==> run B <==
## b58_cliky
module b58_cliky
	(
		CLOCK_50,						 
    KEY,
    SW,
    HEX0, HEX1, HEX2, HEX3, HEX4, HEX5, HEX6, HEX7,
		PLOT_X,
		PLOT_Y,
		PLOT_COLOUR,
		PLOT_EN
	);
Settings: LEC_CHECK=0, CAP_MARGIN=25, CORE_ASPECT_RATIO=1.52, CORE_MARGIN=5, CORE_UTILIZATION=40, CTS_CLUSTER_SIZE=95, GPL_ROUTABILITY_DRIVEN=0, HOLD_SLACK_MARGIN=0.14, MIN_ROUTING_LAYER=met2, PLACE_DENSITY=0.6, SLEW_MARGIN=15; clock period 16.0 ns.
run.sh (not shown) runs the stock make flow with config.mk's settings and CLKGATE_MAP_FILE=.
==> run H (differences from run B) <==
- CAP_MARGIN: 25 -> 5
- CORE_ASPECT_RATIO: 1.52 -> unset
- CORE_MARGIN: 5 -> 2
- CORE_UTILIZATION: 40 -> 72
- CTS_CLUSTER_DIAMETER: unset -> 135
- CTS_CLUSTER_SIZE: 95 -> unset
- GPL_ROUTABILITY_DRIVEN: 0 -> unset
- HOLD_SLACK_MARGIN: 0.14 -> unset
- MIN_ROUTING_LAYER: met2 -> unset
- PLACE_DENSITY: 0.6 -> unset
- SETUP_SLACK_MARGIN: unset -> 2.45
- SLEW_MARGIN: 15 -> 20
==> flow/constraint.sdc (replaced) <==
create_clock -name core_clock -period 8.46 [get_ports {CLOCK_50}]
set_input_delay 1.6920 -clock core_clock [delete_from_list [all_inputs] [get_ports {CLOCK_50}]]
set_output_delay 1.6920 -clock core_clock [all_outputs]
set_load 0.01 [all_outputs]
==> flow_summary.toml <==
# synthesis and place-and-route metrics
[hold_path]
hp-class = "reg2reg"

[timing]
setup_viol = 0
worstMarginPinSlew_ns = 1.15

[cells_and_area]
largestClassByArea = "logic gates"
combGateArea_um2 = 13500
fin_nets = 2692
seq_share_pct = 20.9

[pwr]
p_clk_mw = 0.641
switching_share_pct = 32.8

[outcome]
status = "complete, no violations"

[run]
log.warning_count = 72

[critical_path]
critPathKind = "reg2reg"
critical_path.top_delay_family = "simple AND/OR/NAND/NOR gates"

[die]
taps = 600

[routing]
met2_length_um = 31900

[placement]
place_hpwl_um = 43600
Source of the figures above: run B

==> flow_summary.toml <==
# generated from flow reports
[outcome]
status = "stopped before the end"
stop_stage = "global routing"
tool.error = "[ERROR GRT-0232] Routing congestion too high. Check the congestion heatmap in the GUI."

[die]
core_area_um2 = 26000

[yosys]
ys_sh_aoi_pct = 28.2
synth_area_leader_cell = "dfxtp_1"
yosysCellCount = 2625
xor_area_share_pct = 5.76

[clock_tree]
cts_setup_buffers = 55
cts_num_sinks = 217
root_buffer = "clkbuf_16"
cts_buffers = 22

[grt]
grt_use_met3_pct = 68.7
met2_usage_pct = 96.8

[placement]
place_hpwl_um = 45500
Source of the figures above: run H


---

==> v6 <==
b58_cliky again, from the RTL that the note above started with.
export LEC_CHECK = 0
export CAP_MARGIN = 20
export CELL_PAD_IN_SITES_GLOBAL_PLACEMENT = 0
export CORE_MARGIN = 2
export CORE_UTILIZATION = 58
export GPL_TIMING_DRIVEN = 1
export SLEW_MARGIN = 20
create_clock -name core_clock -period 8.98 [get_ports {CLOCK_50}]
==> v10 (differences from v6) <==
--- a/flow/config.mk
+++ b/flow/config.mk
@@ -5,9 +5,13 @@
 export SDC_FILE = /design/flow/constraint.sdc
 export NUM_CORES = 4
 export LEC_CHECK = 0
+export ABC_AREA = 1
 export CAP_MARGIN = 20
 export CELL_PAD_IN_SITES_GLOBAL_PLACEMENT = 0
 export CORE_MARGIN = 2
-export CORE_UTILIZATION = 58
+export CORE_UTILIZATION = 68
+export CTS_CLUSTER_DIAMETER = 30
+export CTS_CLUSTER_SIZE = 41
 export GPL_TIMING_DRIVEN = 1
+export HOLD_SLACK_MARGIN = -0.09
 export SLEW_MARGIN = 20
==> flow/constraint.sdc (replaced) <==
create_clock -name core_clock -period 10.3 [get_ports {CLOCK_50}]
set_input_delay 2.0600 -clock core_clock [delete_from_list [all_inputs] [get_ports {CLOCK_50}]]
set_output_delay 2.0600 -clock core_clock [all_outputs]
set_load 0.01 [all_outputs]
==> v28 (differences from v6) <==
--- a/flow/config.mk
+++ b/flow/config.mk
@@ -6,8 +6,8 @@
 export NUM_CORES = 4
 export LEC_CHECK = 0
 export CAP_MARGIN = 20
-export CELL_PAD_IN_SITES_GLOBAL_PLACEMENT = 0
 export CORE_MARGIN = 2
-export CORE_UTILIZATION = 58
-export GPL_TIMING_DRIVEN = 1
+export CORE_UTILIZATION = 69
+export CTS_CLUSTER_DIAMETER = 54
+export SETUP_SLACK_MARGIN = 1.21
 export SLEW_MARGIN = 20
==> flow/constraint.sdc (replaced) <==
create_clock -name core_clock -period 11.3 [get_ports {CLOCK_50}]
set_input_delay 2.2600 -clock core_clock [delete_from_list [all_inputs] [get_ports {CLOCK_50}]]
set_output_delay 2.2600 -clock core_clock [all_outputs]
set_load 0.01 [all_outputs]
==> results <==
- Sequential power: v6 is larger than v28 (26%).
- Die size, highest first: v6, v28, v10.
- Between v6 and v28, the lower cell count is in v28 (gap 9.4%, measured against v28).
- v6 finished but fails on setup timing. v28 completed and failed the layout checks on setup timing. v10 stopped in 5_1_grt, error GRT-0232.
- Non-clock buffer count: v6 is higher than v28 (196).
==> figures <==
item	v28	v10	v6
RR Startpoint	top.d0.score[13]	-	top.d0.score[14]
Buffers and inverters on the worst path	11	-	18
Status	complete, but fails checks	did not finish	complete, but fails checks
Last stage reached	-	5_1_grt	-
Layout check failures	setup timing	-	setup timing
Filler cell count in the final layout	1409	-	2517
TritonCTS clock tree	yes	-	yes
Part of the power in registers	0.415	-	0.411
Final Hold Vio Count	0	-	0
Leakage power	9.213 nW	-	10.18 nW
Number of buffers created by CTS	22	41	25
Part of the total power dissipated in the clock network	0.397	-	0.402

---

==> quartz: inputs <==
b58_cliky again, from the RTL that the note above started with.
==> flow/config.mk <==
export PLATFORM = sky130hd
export DESIGN_NAME = b58_cliky
export DESIGN_NICKNAME = b58_cliky
export VERILOG_FILES = /design/flow/design.v
export SDC_FILE = /design/flow/constraint.sdc
export NUM_CORES = 4
export LEC_CHECK = 0
export CAP_MARGIN = 25
export CELL_PAD_IN_SITES_DETAIL_PLACEMENT = 1
export CORE_ASPECT_RATIO = 1.52
export CORE_MARGIN = 3
export CORE_UTILIZATION = 66
export CTS_CLUSTER_DIAMETER = 297
export CTS_CLUSTER_SIZE = 65
export GPL_ROUTABILITY_DRIVEN = 0
export HOLD_SLACK_MARGIN = 0.14
export MAX_ROUTING_LAYER = met5
export MIN_ROUTING_LAYER = met2
export PLACE_DENSITY = 0.6
export SLEW_MARGIN = 15
export TNS_END_PERCENT = 95
==> flow/constraint.sdc <==
create_clock -name core_clock -period 16.0 [get_ports {CLOCK_50}]
set_input_delay 3.2000 -clock core_clock [delete_from_list [all_inputs] [get_ports {CLOCK_50}]]
set_output_delay 3.2000 -clock core_clock [all_outputs]
set_load 0.01 [all_outputs]
==> violet: changes against quartz <==
CAP_MARGIN = 20   (was 25)
CELL_PAD_IN_SITES_DETAIL_PLACEMENT = not set   (was 1)
CORE_ASPECT_RATIO = not set   (was 1.52)
CORE_MARGIN = 2   (was 3)
CORE_UTILIZATION = 69   (was 66)
CTS_CLUSTER_DIAMETER = not set   (was 297)
CTS_CLUSTER_SIZE = not set   (was 65)
GPL_ROUTABILITY_DRIVEN = not set   (was 0)
HOLD_SLACK_MARGIN = not set   (was 0.14)
MAX_ROUTING_LAYER = not set   (was met5)
MIN_ROUTING_LAYER = not set   (was met2)
PLACE_DENSITY = 0.66   (was 0.6)
SLEW_MARGIN = 20   (was 15)
TNS_END_PERCENT = not set   (was 95)
==> flow/constraint.sdc (replaced) <==
create_clock -name core_clock -period 10.3 [get_ports {CLOCK_50}]
set_input_delay 2.0600 -clock core_clock [delete_from_list [all_inputs] [get_ports {CLOCK_50}]]
set_output_delay 2.0600 -clock core_clock [all_outputs]
set_load 0.01 [all_outputs]
==> tundra: changes against quartz <==
ABC_AREA = 1   (was not set)
CAP_MARGIN = 20   (was 25)
CELL_PAD_IN_SITES_DETAIL_PLACEMENT = not set   (was 1)
CORE_ASPECT_RATIO = 0.5   (was 1.52)
CORE_MARGIN = 2   (was 3)
CORE_UTILIZATION = 72   (was 66)
CTS_CLUSTER_SIZE = 92   (was 65)
GPL_ROUTABILITY_DRIVEN = not set   (was 0)
HOLD_SLACK_MARGIN = not set   (was 0.14)
MAX_ROUTING_LAYER = not set   (was met5)
MIN_ROUTING_LAYER = not set   (was met2)
PLACE_DENSITY = 0.42   (was 0.6)
SLEW_MARGIN = 20   (was 15)
TNS_END_PERCENT = not set   (was 95)
==> flow/constraint.sdc (replaced) <==
create_clock -name core_clock -period 8.93 [get_ports {CLOCK_50}]
set_input_delay 1.7860 -clock core_clock [delete_from_list [all_inputs] [get_ports {CLOCK_50}]]
set_output_delay 1.7860 -clock core_clock [all_outputs]
set_load 0.01 [all_outputs]
==> juniper: changes against quartz <==
CAP_MARGIN = 20   (was 25)
CELL_PAD_IN_SITES_DETAIL_PLACEMENT = not set   (was 1)
CORE_ASPECT_RATIO = not set   (was 1.52)
CORE_MARGIN = 2   (was 3)
CORE_UTILIZATION = 59   (was 66)
CTS_CLUSTER_DIAMETER = not set   (was 297)
CTS_CLUSTER_SIZE = not set   (was 65)
GPL_ROUTABILITY_DRIVEN = not set   (was 0)
HOLD_SLACK_MARGIN = not set   (was 0.14)
MAX_ROUTING_LAYER = not set   (was met5)
MIN_ROUTING_LAYER = not set   (was met2)
PLACE_DENSITY = not set   (was 0.6)
SLEW_MARGIN = 20   (was 15)
TNS_END_PERCENT = not set   (was 95)
==> flow/constraint.sdc (replaced) <==
create_clock -name core_clock -period 8.44 [get_ports {CLOCK_50}]
set_input_delay 1.6880 -clock core_clock [delete_from_list [all_inputs] [get_ports {CLOCK_50}]]
set_output_delay 1.6880 -clock core_clock [all_outputs]
set_load 0.01 [all_outputs]
==> results <==
|  | juniper | quartz | tundra | violet |
|---|---|---|---|---|
| Status | failed layout checks | aborted with a tool error | aborted with a tool error | failed layout checks |
| Last stage reached | - | 3_5_place_dp | 5_1_grt | - |
| Reasons for failing layout checks | setup timing | - | - | setup timing |
| Tot Pwr | 2.78 mW | - | - | 2.27 mW |
| Relative contribution of the clock network to total power | 39.8% | - | - | 39.3% |
| Critical-path top delay cell | sky130_fd_sc_hd__o311ai_0 | - | - | sky130_fd_sc_hd__or4_4 |
| Logic pwr share | 18.6% | - | - | 18.9% |
| Final RePlAce weighted congestion | 0.979 | - | 1.09 | 0.955 |
| Area fraction in xor and xnor cells | 5.76% | 5.76% | 3.38% | 5.76% |
| Floorplan die width | 183 um | 144 um | 232 um | 170 um |
| Number of max-cap violations | 0 | - | - | 0 |
| Clock tree from TritonCTS | built | - | - | built |
| Register-to-register setup slack | -1.92 ns | - | - | -0.36 ns |
| Number of H-tree levels | 1 | - | 1 | 1 |
| Syn Inst Count | 2625 | 2625 | 3054 | 2625 |
| Post_cts resized | 129 | - | 80 | 59 |
| Worst Hold Path Cells | 1 | - | - | 1 |

---

==> run F <==
Starting RTL as in the previous note.
Settings: LEC_CHECK=0, ABC_AREA=0, CAP_MARGIN=20, CELL_PAD_IN_SITES_GLOBAL_PLACEMENT=0, CORE_MARGIN=2, CORE_UTILIZATION=65, CTS_CLUSTER_DIAMETER=57, GPL_TIMING_DRIVEN=1, SETUP_SLACK_MARGIN=2.44, SLEW_MARGIN=20; clock period 9.03 ns.
==> run Y (differences from run F) <==
--- a/flow/config.mk
+++ b/flow/config.mk
@@ -7,3 +7,3 @@
 export LEC_CHECK = 0
-export ABC_AREA = 0
+export ABC_AREA = 1
 export CAP_MARGIN = 20
@@ -11,6 +11,9 @@
 export CORE_MARGIN = 2
-export CORE_UTILIZATION = 65
-export CTS_CLUSTER_DIAMETER = 57
+export CORE_UTILIZATION = 72
+export CTS_CLUSTER_DIAMETER = 204
+export CTS_CLUSTER_SIZE = 42
 export GPL_TIMING_DRIVEN = 1
-export SETUP_SLACK_MARGIN = 2.44
+export MAX_ROUTING_LAYER = met4
+export PLACE_DENSITY = 0.91
+export SETUP_SLACK_MARGIN = -0.33
 export SLEW_MARGIN = 20
==> flow/constraint.sdc (replaced) <==
create_clock -name core_clock -period 6.23 [get_ports {CLOCK_50}]
set_input_delay 1.2460 -clock core_clock [delete_from_list [all_inputs] [get_ports {CLOCK_50}]]
set_output_delay 1.2460 -clock core_clock [all_outputs]
set_load 0.01 [all_outputs]
==> run D (differences from run F) <==
==> flow/config.mk (replaced) <==
export PLATFORM = sky130hd
export DESIGN_NAME = b58_cliky
export DESIGN_NICKNAME = b58_cliky
export VERILOG_FILES = /design/flow/design.v
export SDC_FILE = /design/flow/constraint.sdc
export NUM_CORES = 4
export LEC_CHECK = 0
export ABC_AREA = 1
export CAP_MARGIN = 20
export CORE_MARGIN = 2
export CORE_UTILIZATION = 72
export CTS_CLUSTER_SIZE = 93
export PLACE_DENSITY = 0.6
export SLEW_MARGIN = 20
export TNS_END_PERCENT = 20
==> flow/constraint.sdc (replaced) <==
create_clock -name core_clock -period 11.3 [get_ports {CLOCK_50}]
set_input_delay 2.2600 -clock core_clock [delete_from_list [all_inputs] [get_ports {CLOCK_50}]]
set_output_delay 2.2600 -clock core_clock [all_outputs]
set_load 0.01 [all_outputs]
==> summary of the runs <==
Fmax: run F is smaller than run D (about 1%).
Of run F and run D, run F has the higher via count (gap 4.6%, measured against run D).
Run F reached the layout checks and failed them: negative setup slack. Run D produced a layout that fails on negative setup slack. Run Y failed in global routing (5_1_grt), error GRT-0116.
Sequential share of layout area: run F is lower than run D (2.4 points).
Of run D and run F, run D has the higher clock skew (gap 10 ps).
Of run F and run D, run F has the higher core utilization (gap 0.40 points).
Between run D and run F, the lower combinational power is in run D (gap about 11%, measured against run F).
Register-to-register slack: run F is lower than run D (2400 ps).
In area after synthesis, run D and run Y do not differ.
In run F the die area is larger than in run Y, by about 12%.
Against run F, the critical path depth of run D is higher by 38.
==> figures <==
                                                                                    run D                     run Y                    run F
Result of the run                                                         failed layout checks    stopped before the end          failed layout checks
Last stage reached                                                                      -  global routing (5_1_grt)                        -
Layout check failures                                                negative setup slack                         -     negative setup slack
DIE HEIGHT                                                                       165.1 um                  165.1 um                 174.9 um
Wire length per cell after detailed routing                                      17.00 um                         -                 20.76 um
Pre-antenna DRT Iters                                                                  20                         -                       11
Cell resize tally after clock tree synthesis                                           21                       151                      130
Share of total power in combinational logic                                         0.209                         -                    0.195
Final setup viols                                                                      15                         -                       18
Post-route DRC                                                                          0                         -                        0
Non-clock buffer count in the final layout                                            146                         -                      502
Die span in x                                                                    165.1 um                  165.1 um                 174.9 um
Antenna Diode Count                                                                     0                         -                        1
Syn Inst Count                                                                       3054                      3054                     2625
Clock latency reported for the late side of the worst-skew pair                    540 ps                         -                   520 ps
Final-stage net count                                                                3272                         -                     3106
Starting density of the core                                                       0.7374                    0.7374                   0.6618
Register area                                                              0.004347 sq mm                         -           0.004348 sq mm
Cell count after placement                                                           3391                      3688                     3272
Synth cell types                                                                       69                        69                      116
Multi-input logic area                                                      0.01330 sq mm                         -            0.01470 sq mm
Most frequent cell after synthesis                               sky130_fd_sc_hd__nand2_1  sky130_fd_sc_hd__nand2_1  sky130_fd_sc_hd__nor2_1

---

==> branch xenon <==
Starting RTL as in the previous note.
Settings: LEC_CHECK=0, CAP_MARGIN=20, CORE_ASPECT_RATIO=1.37, CORE_MARGIN=2, CORE_UTILIZATION=56, CTS_CLUSTER_DIAMETER=243, MAX_ROUTING_LAYER=met4, MIN_ROUTING_LAYER=met2, PLACE_DENSITY_LB_ADDON=0.2, SLEW_MARGIN=30, TNS_END_PERCENT=20; clock period 16.0 ns.
==> branch zinc (differences from branch xenon) <==
==> flow/config.mk (replaced) <==
export PLATFORM = sky130hd
export DESIGN_NAME = b58_cliky
export DESIGN_NICKNAME = b58_cliky
export VERILOG_FILES = /design/flow/design.v
export SDC_FILE = /design/flow/constraint.sdc
export NUM_CORES = 4
export LEC_CHECK = 0
export CAP_MARGIN = 20
export CELL_PAD_IN_SITES_GLOBAL_PLACEMENT = 2
export CORE_MARGIN = 2
export CORE_UTILIZATION = 20
export GPL_TIMING_DRIVEN = 1
export PLACE_DENSITY = 0.91
export SLEW_MARGIN = 20
==> flow/constraint.sdc (replaced) <==
create_clock -name core_clock -period 13.1 [get_ports {CLOCK_50}]
set_input_delay 2.6200 -clock core_clock [delete_from_list [all_inputs] [get_ports {CLOCK_50}]]
set_output_delay 2.6200 -clock core_clock [all_outputs]
set_load 0.01 [all_outputs]
==> branch cedar (differences from branch xenon) <==
==> flow/config.mk (replaced) <==
export PLATFORM = sky130hd
export DESIGN_NAME = b58_cliky
export DESIGN_NICKNAME = b58_cliky
export VERILOG_FILES = /design/flow/design.v
export SDC_FILE = /design/flow/constraint.sdc
export NUM_CORES = 4
export LEC_CHECK = 0
export ABC_AREA = 1
export CAP_MARGIN = 5
export CORE_MARGIN = 2
export CORE_UTILIZATION = 72
export CTS_CLUSTER_SIZE = 78
export SLEW_MARGIN = 20
==> flow/constraint.sdc (replaced) <==
create_clock -name core_clock -period 8.96 [get_ports {CLOCK_50}]
set_input_delay 1.7920 -clock core_clock [delete_from_list [all_inputs] [get_ports {CLOCK_50}]]
set_output_delay 1.7920 -clock core_clock [all_outputs]
set_load 0.01 [all_outputs]
==> branch willow (differences from branch xenon) <==
==> flow/config.mk (replaced) <==
export PLATFORM = sky130hd
export DESIGN_NAME = b58_cliky
export DESIGN_NICKNAME = b58_cliky
export VERILOG_FILES = /design/flow/design.v
export SDC_FILE = /design/flow/constraint.sdc
export NUM_CORES = 4
export LEC_CHECK = 0
export CAP_MARGIN = 20
export CORE_MARGIN = 2
export CORE_UTILIZATION = 72
export CTS_CLUSTER_DIAMETER = 54
export PLACE_DENSITY = 0.35
export SETUP_SLACK_MARGIN = -0.88
export SLEW_MARGIN = 20
==> flow/constraint.sdc (replaced) <==
create_clock -name core_clock -period 11.3 [get_ports {CLOCK_50}]
set_input_delay 2.2600 -clock core_clock [delete_from_list [all_inputs] [get_ports {CLOCK_50}]]
set_output_delay 2.2600 -clock core_clock [all_outputs]
set_load 0.01 [all_outputs]
==> summary of the runs <==
Branch zinc completed with no timing, DRC or antenna violations. Branch willow produced a layout that fails on setup timing. Branch cedar stopped in 5_1_grt, error GRT-0116. Branch xenon ran to the end with no violations. Critical path depth: branch xenon is lower than branch willow (3). In sequential cell count, branch willow and branch zinc do not differ. In branch zinc the cell count is larger than in branch xenon, by 30%. The highest die area belongs to branch zinc, the lowest to branch cedar. Of branch zinc and branch willow, branch willow has the higher maximum frequency (gap about 5%, measured against branch willow). Register-to-register slack: branch willow < branch xenon < branch zinc. The lowest via count belongs to branch zinc, the highest to branch xenon. Wire length: branch zinc is larger than branch willow (5.8%). Power: branch willow is higher than branch zinc (5.8%). Sequential power, lowest first: branch xenon, branch zinc, branch willow. Non-clock buffer count: branch willow > branch zinc > branch xenon.
No activity file was given, so power comes from the tool's default toggle rates.
